==> amber: inputs <==
==> flow/design.v <==
module Final_AXI_to_APB_Bridge #(
    parameter AXI_ADDR_WIDTH    = 32,
    parameter AXI_DATA_WIDTH    = 32,
    parameter AXI_MAX_BURST_LEN = 8,
    parameter AXI_BURST_WIDTH   = 2,
    parameter AXI_SIZE_WIDTH    = 3,
    parameter APB_ADDR_WIDTH    = 32,
    parameter APB_DATA_WIDTH    = 32
)(
    input  [AXI_ADDR_WIDTH-1:0]    AWADDR,
    input  [AXI_BURST_WIDTH-1:0]   AWBURST,
    input  [AXI_MAX_BURST_LEN-1:0] AWLEN,
    input                          AWVALID,
    output                         AWREADY,
    input  [AXI_ADDR_WIDTH-1:0]    ARADDR,
    input  [AXI_BURST_WIDTH-1:0]   ARBURST,
    input  [AXI_MAX_BURST_LEN-1:0] ARLEN,
    input                          ARVALID,
    output                         ARREADY,
    input  [AXI_DATA_WIDTH-1:0]    WDATA,
    input                          WVALID,
    input                          WLAST,
    input  [AXI_DATA_WIDTH/8-1:0]  WSTRB,
    output                         WREADY,
    output [AXI_DATA_WIDTH-1:0]    RDATA,
    output [1:0]                   RRESP,
    output                         RVALID,
    output                         RLAST,
    input                          RREADY,
    output [1:0]                   BRESP,
    output                         BVALID,
    input                          BREADY,
    input                          ACLK,
    input                          ARESETn,
    output [APB_ADDR_WIDTH-1:0]    PADDR,
    output                         PWRITE,
    output                         PSEL1,
    output                         PSEL2,
    output                         PSEL3,
    output                         PSEL4,
    output                         PENABLE,
    output [APB_DATA_WIDTH-1:0]    PWDATA,
    input  [APB_DATA_WIDTH-1:0]    PRDATA,
    input                          PREADY
);
    localparam [12:0] IDLE_WRITE        = 13'b0000000000001;
    localparam [12:0] READ_SETUP_M      = 13'b0000000000010;
    localparam [12:0] READ_SETUP_S      = 13'b0000000000100;
    localparam [12:0] READ_ACCESS_S     = 13'b0000000001000;
    localparam [12:0] READ_PREACCESS_M  = 13'b0000000010000;
    localparam [12:0] READ_ACCESS_M     = 13'b0000000100000;
    localparam [12:0] WRITE_SETUP_M     = 13'b0000001000000;
    localparam [12:0] WRITE_PREACCESS_M = 13'b0000010000000;
    localparam [12:0] WRITE_ACCESS_M    = 13'b0000100000000;
    localparam [12:0] WRITE_TERMINATE   = 13'b0001000000000;
    localparam [12:0] WRITE_SETUP_S     = 13'b0010000000000;
    localparam [12:0] WRITE_ACCESS_S    = 13'b0100000000000;
    localparam [12:0] IDLE_READ         = 13'b1000000000000;
    localparam READ_PRIORITY  = 1'b0;
    localparam WRITE_PRIORITY = 1'b1;
    reg  [12:0] current_state_write, next_state_write;
    reg  [12:0] current_state_read,  next_state_read;
    reg         current_arbiter_state, next_arbiter_state;
    reg  [AXI_MAX_BURST_LEN:0] Length_Of_Burst_Subordinate_write, Length_Of_Burst_Subordinate_write_next;
    reg  [AXI_MAX_BURST_LEN:0] Length_Of_Burst_Manager_write,     Length_Of_Burst_Manager_write_next;
    reg  [AXI_ADDR_WIDTH-1:0]  Address_Hold_Reg_write,            Address_Hold_Reg_write_next;
    reg  [AXI_ADDR_WIDTH-1:0]  Memory_Aligner_write,              Memory_Aligner_write_next;
    reg  [AXI_DATA_WIDTH-1:0]  write_buf;         
    reg  [APB_DATA_WIDTH-1:0]  pwdata_q, pwdata_c;
    reg                        wen_q, wen_c;      
    reg  [AXI_MAX_BURST_LEN:0] Length_Of_Burst_Subordinate_read, Length_Of_Burst_Subordinate_read_next;
    reg  [AXI_MAX_BURST_LEN:0] Length_Of_Burst_Manager_read,     Length_Of_Burst_Manager_read_next;
    reg  [AXI_ADDR_WIDTH-1:0]  Address_Hold_Reg_read,            Address_Hold_Reg_read_next;
    reg  [APB_DATA_WIDTH-1:0]  read_buf;          
    reg  [AXI_DATA_WIDTH-1:0]  rdata_q, rdata_c;
    reg                        ren_q, ren_c;      
    reg                        last_q, last_c;
    always @(*) begin
        next_arbiter_state = current_arbiter_state;
        case (current_arbiter_state)
            WRITE_PRIORITY: if (AWVALID && !ARVALID) next_arbiter_state = READ_PRIORITY;
            READ_PRIORITY:  if (ARVALID && !AWVALID) next_arbiter_state = WRITE_PRIORITY;
        endcase
    end
    wire addr_conflict = (AWADDR == ARADDR) ||
                         ((AWADDR <= 50) && (ARADDR <= 50)) ||
                         ((AWADDR >= 51) && (ARADDR >= 51) && (AWADDR <= 10) && (ARADDR <= 100)) ||
                         ((AWADDR >= 101) && (ARADDR >= 101) && (AWADDR <= 150) && (ARADDR <= 150)) ||
                         ((AWADDR >= 151) && (ARADDR >= 151) && (AWADDR <= 200) && (ARADDR <= 200));
    always @(posedge ACLK or negedge ARESETn) begin
        if (!ARESETn) begin
            current_arbiter_state             <= WRITE_PRIORITY;
            current_state_write               <= IDLE_WRITE;
            current_state_read                <= IDLE_READ;
            Length_Of_Burst_Manager_read      <= 0;
            Length_Of_Burst_Subordinate_read  <= 0;
            Length_Of_Burst_Manager_write     <= 0;
            Length_Of_Burst_Subordinate_write <= 0;
            Address_Hold_Reg_write            <= 0;
            Address_Hold_Reg_read             <= 0;
            Memory_Aligner_write              <= 0;
            wen_q                             <= 1'b0;
            ren_q                             <= 1'b0;
            last_q                            <= 1'b0;
        end else begin
            current_arbiter_state <= next_arbiter_state;
            if (current_arbiter_state == WRITE_PRIORITY && addr_conflict)
                current_state_write <= IDLE_WRITE;
            else
                current_state_write <= next_state_write;
            current_state_read                <= next_state_read;
            Length_Of_Burst_Manager_read      <= Length_Of_Burst_Manager_read_next;
            Length_Of_Burst_Subordinate_read  <= Length_Of_Burst_Subordinate_read_next;
            Length_Of_Burst_Manager_write     <= Length_Of_Burst_Manager_write_next;
            Length_Of_Burst_Subordinate_write <= Length_Of_Burst_Subordinate_write_next;
            Address_Hold_Reg_write            <= Address_Hold_Reg_write_next;
            Address_Hold_Reg_read             <= Address_Hold_Reg_read_next;
            Memory_Aligner_write              <= Memory_Aligner_write_next;
            wen_q                             <= wen_c;
            ren_q                             <= ren_c;
            last_q                            <= last_c;
        end
    end
    always @(posedge ACLK) begin
        pwdata_q <= pwdata_c;
        rdata_q  <= rdata_c;
        if (current_state_write == WRITE_ACCESS_M && Length_Of_Burst_Manager_write != 0)
            write_buf <= WDATA;
        if (current_state_read == READ_ACCESS_S && Length_Of_Burst_Subordinate_read != 0)
            read_buf <= PRDATA;
    end
    always @(*) begin
        next_state_write                       = current_state_write;
        Address_Hold_Reg_write_next            = Address_Hold_Reg_write;
        Length_Of_Burst_Manager_write_next     = Length_Of_Burst_Manager_write;
        Length_Of_Burst_Subordinate_write_next = Length_Of_Burst_Subordinate_write;
        Memory_Aligner_write_next              = Memory_Aligner_write;
        pwdata_c                               = pwdata_q;
        wen_c                                  = wen_q;
        case (current_state_write)
            IDLE_WRITE: begin
                pwdata_c                               = 0;
                wen_c                                  = 1'b0;
                Address_Hold_Reg_write_next            = 0;
                Length_Of_Burst_Manager_write_next     = 0;
                Length_Of_Burst_Subordinate_write_next = 0;
                Memory_Aligner_write_next              = 0;
                next_state_write = AWVALID ? WRITE_SETUP_M : IDLE_WRITE;
            end
            WRITE_SETUP_M: begin
                if (AWVALID) begin
                    Address_Hold_Reg_write_next            = AWADDR;
                    Length_Of_Burst_Subordinate_write_next = AWLEN + 1;
                    Length_Of_Burst_Manager_write_next     = AWLEN + 1;
                    Memory_Aligner_write_next              = AWADDR;
                    next_state_write = WRITE_PREACCESS_M;
                end else
                    next_state_write = IDLE_WRITE;
            end
            WRITE_PREACCESS_M: begin
                next_state_write = WVALID ? WRITE_ACCESS_M : WRITE_PREACCESS_M;
            end
            WRITE_ACCESS_M: begin
                if (Length_Of_Burst_Manager_write != 0) begin
                    if (WLAST || Length_Of_Burst_Manager_write == 1)
                        next_state_write = WRITE_TERMINATE;
                    else
                        next_state_write = WRITE_SETUP_S;
                    case (AWBURST)
                        2'b00: Address_Hold_Reg_write_next = AWADDR;
                        2'b01: Address_Hold_Reg_write_next = Address_Hold_Reg_write + 4;
                        2'b10: begin
                            Address_Hold_Reg_write_next = Address_Hold_Reg_write + 4;
                            if (Address_Hold_Reg_write >= AWADDR + AWLEN*4)
                                Address_Hold_Reg_write_next = AWADDR;
                        end
                        default: Address_Hold_Reg_write_next = AWADDR;
                    endcase
                    Length_Of_Burst_Manager_write_next = Length_Of_Burst_Manager_write - 1;
                end else
                    next_state_write = WRITE_TERMINATE;
            end
            WRITE_TERMINATE: begin
                next_state_write = BREADY ? WRITE_SETUP_S : WRITE_TERMINATE;
            end
            WRITE_SETUP_S: begin
                next_state_write = WRITE_ACCESS_S;
                pwdata_c         = write_buf;
                wen_c            = 1'b1;
            end
            WRITE_ACCESS_S: begin
                if (PREADY && Length_Of_Burst_Subordinate_write != 0) begin
                    if (Length_Of_Burst_Subordinate_write == 1)
                        next_state_write = IDLE_WRITE;
                    else
                        next_state_write = WRITE_ACCESS_M;
                    case (AWBURST)
                        2'b01: Memory_Aligner_write_next = Memory_Aligner_write + 4;
                        2'b10: begin
                            Memory_Aligner_write_next = Memory_Aligner_write + 4;
                            if (Memory_Aligner_write >= AWADDR + AWLEN*2)
                                Memory_Aligner_write_next = AWADDR;
                        end
                        default: Memory_Aligner_write_next = Memory_Aligner_write;
                    endcase
                    Length_Of_Burst_Subordinate_write_next = Length_Of_Burst_Subordinate_write - 1;
                end
            end
            default: next_state_write = IDLE_WRITE;
        endcase
    end
    always @(*) begin
        next_state_read                       = current_state_read;
        Address_Hold_Reg_read_next            = Address_Hold_Reg_read;
        Length_Of_Burst_Subordinate_read_next = Length_Of_Burst_Subordinate_read;
        Length_Of_Burst_Manager_read_next     = Length_Of_Burst_Manager_read;
        rdata_c                               = rdata_q;
        ren_c                                 = ren_q;
        last_c                                = last_q;
        case (current_state_read)
            IDLE_READ: begin
                rdata_c                               = 0;
                ren_c                                 = ARVALID;
                last_c                                = 1'b0;
                Address_Hold_Reg_read_next            = 0;
                Length_Of_Burst_Subordinate_read_next = 0;
                Length_Of_Burst_Manager_read_next     = 0;
                next_state_read = ARVALID ? READ_SETUP_M : IDLE_READ;
            end
            READ_SETUP_M: begin
                if (ARVALID) begin
                    Address_Hold_Reg_read_next            = ARADDR;
                    Length_Of_Burst_Subordinate_read_next = ARLEN + 1;
                    Length_Of_Burst_Manager_read_next     = ARLEN + 1;
                    next_state_read = READ_SETUP_S;
                end else
                    next_state_read = IDLE_READ;
            end
            READ_SETUP_S: begin
                next_state_read = PREADY ? READ_ACCESS_S : READ_SETUP_S;
            end
            READ_ACCESS_S: begin
                if (Length_Of_Burst_Subordinate_read != 0) begin
                    case (ARBURST)
                        2'b01: Address_Hold_Reg_read_next = Address_Hold_Reg_read + 4;
                        2'b10: begin
                            Address_Hold_Reg_read_next = Address_Hold_Reg_read + 4;
                            if (Address_Hold_Reg_read >= ARADDR + ARLEN*2)
                                Address_Hold_Reg_read_next = ARADDR;
                        end
                        default: Address_Hold_Reg_read_next = Address_Hold_Reg_read;
                    endcase
                    Length_Of_Burst_Subordinate_read_next = Length_Of_Burst_Subordinate_read - 1;
                    next_state_read = READ_PREACCESS_M;
                end else
                    next_state_read = READ_ACCESS_M;
            end
            READ_PREACCESS_M: begin
                next_state_read = RREADY ? READ_ACCESS_M : READ_PREACCESS_M;
            end
            READ_ACCESS_M: begin
                if (Length_Of_Burst_Manager_read != 0) begin
                    if (Length_Of_Burst_Manager_read == 1) begin
                        last_c          = 1'b1;
                        next_state_read = IDLE_READ;
                    end else
                        next_state_read = READ_ACCESS_S;
                    rdata_c = read_buf;
                    Length_Of_Burst_Manager_read_next = Length_Of_Burst_Manager_read - 1;
                end else
                    next_state_read = IDLE_READ;
            end
            default: next_state_read = IDLE_READ;
        endcase
    end
    wire apb_active = (current_state_read  == READ_SETUP_S)  ||
                      (current_state_read  == READ_ACCESS_M) ||
                      (current_state_read  == READ_ACCESS_S) ||
                      (current_state_write == WRITE_SETUP_S) ||
                      (current_state_write == WRITE_ACCESS_S);
    wire sel_on = !last_c && apb_active;
    wire write_apb = (current_state_write == WRITE_ACCESS_S) || (current_state_write == WRITE_SETUP_S);
    assign ARREADY = (current_state_read == READ_SETUP_M);
    assign PADDR   = ((wen_c || (ren_c && write_apb)) && (current_state_read != READ_ACCESS_M)) ?
                     Memory_Aligner_write : Address_Hold_Reg_read;
    assign PSEL1   = sel_on && ((Address_Hold_Reg_write <= 50) || (Address_Hold_Reg_read <= 50));
    assign PSEL2   = sel_on && ((Address_Hold_Reg_write >= 51  && Address_Hold_Reg_write <= 100) ||
                                (Address_Hold_Reg_read  >= 51  && Address_Hold_Reg_read  <= 100));
    assign PSEL3   = sel_on && ((Address_Hold_Reg_write >= 101 && Address_Hold_Reg_write <= 150) ||
                                (Address_Hold_Reg_read  >= 101 && Address_Hold_Reg_read  <= 150));
    assign PSEL4   = sel_on && ((Address_Hold_Reg_write >= 151 && Address_Hold_Reg_write <= 200) ||
                                (Address_Hold_Reg_read  >= 151 && Address_Hold_Reg_read  <= 200));
    assign PWRITE  = write_apb;
    assign PENABLE = (current_state_read == READ_ACCESS_S) || (current_state_write == WRITE_ACCESS_S);
    assign PWDATA  = pwdata_c;
    assign RDATA   = rdata_c;
    assign RRESP   = last_c ? 2'd0 : 2'd1;
    assign RLAST   = (RRESP != 2'd0) && last_c && RREADY;
    assign RVALID  = (current_state_read == READ_ACCESS_M);
    assign AWREADY = (current_state_write == WRITE_SETUP_M);
    assign WREADY  = (current_state_write == WRITE_ACCESS_M);
    assign BVALID  = (current_state_write == WRITE_TERMINATE);
    assign BRESP   = (current_state_write == WRITE_TERMINATE) ? 2'd0 : 2'd1;
endmodule
==> flow/run.sh <==
#!/bin/bash
# the make line also repeats each setting of config.mk as NAME=value (left out here)
make -C /OpenROAD-flow-scripts/flow DESIGN_CONFIG=/design/flow/config.mk WORK_HOME=/design/flow/orfs CLKGATE_MAP_FILE= finish
==> flow/config.mk <==
export PLATFORM = sky130hd
export DESIGN_NAME = Final_AXI_to_APB_Bridge
export DESIGN_NICKNAME = Final_AXI_to_APB_Bridge
export VERILOG_FILES = /design/flow/design.v
export SDC_FILE = /design/flow/constraint.sdc
export NUM_CORES = 4
export LEC_CHECK = 0
export CAP_MARGIN = 20
export CORE_MARGIN = 2
export CORE_UTILIZATION = 70
export PLACE_DENSITY_LB_ADDON = 0.27
export SLEW_MARGIN = 20
==> flow/constraint.sdc <==
create_clock -name core_clock -period 4.75 [get_ports {ACLK}]
set_input_delay 0.9500 -clock core_clock [delete_from_list [all_inputs] [get_ports {ACLK}]]
set_output_delay 0.9500 -clock core_clock [all_outputs]
set_load 0.01 [all_outputs]
==> zinc: changes against amber <==
Settings changed: CORE_UTILIZATION 70 to 66, HOLD_SLACK_MARGIN set to -0.08, MAX_ROUTING_LAYER set to met4, PLACE_DENSITY set to 0.6, PLACE_DENSITY_LB_ADDON 0.27 to not set.
==> flow/constraint.sdc (replaced) <==
create_clock -name core_clock -period 5.62 [get_ports {ACLK}]
set_input_delay 1.1240 -clock core_clock [delete_from_list [all_inputs] [get_ports {ACLK}]]
set_output_delay 1.1240 -clock core_clock [all_outputs]
set_load 0.01 [all_outputs]
==> onyx: changes against amber <==
Settings changed: CORE_UTILIZATION 70 to 66, CTS_CLUSTER_DIAMETER set to 32, MAX_ROUTING_LAYER set to met4, PLACE_DENSITY set to 0.6, PLACE_DENSITY_LB_ADDON 0.27 to not set.
==> flow/constraint.sdc (replaced) <==
create_clock -name core_clock -period 5.62 [get_ports {ACLK}]
set_input_delay 1.1240 -clock core_clock [delete_from_list [all_inputs] [get_ports {ACLK}]]
set_output_delay 1.1240 -clock core_clock [all_outputs]
set_load 0.01 [all_outputs]
==> metrics.yaml <==
fail_step: "global routing (5_1_grt)"
placeableCoreArea_mm2: 0.02680
postCtsSetupBuffers: 23
global_route.usage.total_pct: 87.64
outcome: "stopped before the end"
groute.layer.met3.usage_pct: 77.53
cts_resized: 93
global_route.usage.met1_pct: 85.21
global_route.usage.met2_pct: 100.3
chip_area_mm2: 0.02854
detailedPlace.worstSlack_ns: -1.062
flow.first_error: "[ERROR GRT-0116] Global routing finished with congestion. Check the congestion regions in the DRC Viewer."
ctsHtreeMaxLevel: 1
-- figures above: amber

==> metrics.yaml <==
outcome: "timing/DRC/antenna clean"
cts_resized: 0
global_route.usage.met2_pct: 74.02
global_route.usage.total_pct: 46.78
detailedPlace.worstSlack_ns: -0.3741
groute.layer.met3.usage_pct: 10.68
ctsHtreeMaxLevel: 2
-- figures above: onyx

==> metrics.yaml <==
outcome: "timing/DRC/antenna clean"
placeableCoreArea_mm2: 0.02855
detailedPlace.worstSlack_ns: -0.3741
top_level_ports: 273
cts_resized: 0
global_route.usage.total_pct: 41.70
ctsHtreeMaxLevel: 1
chip_area_mm2: 0.03022
global_route.usage.met2_pct: 66.78
groute.layer.met3.usage_pct: 6.842
global_route.usage.met1_pct: 53.13
postCtsSetupBuffers: 0
-- figures above: zinc

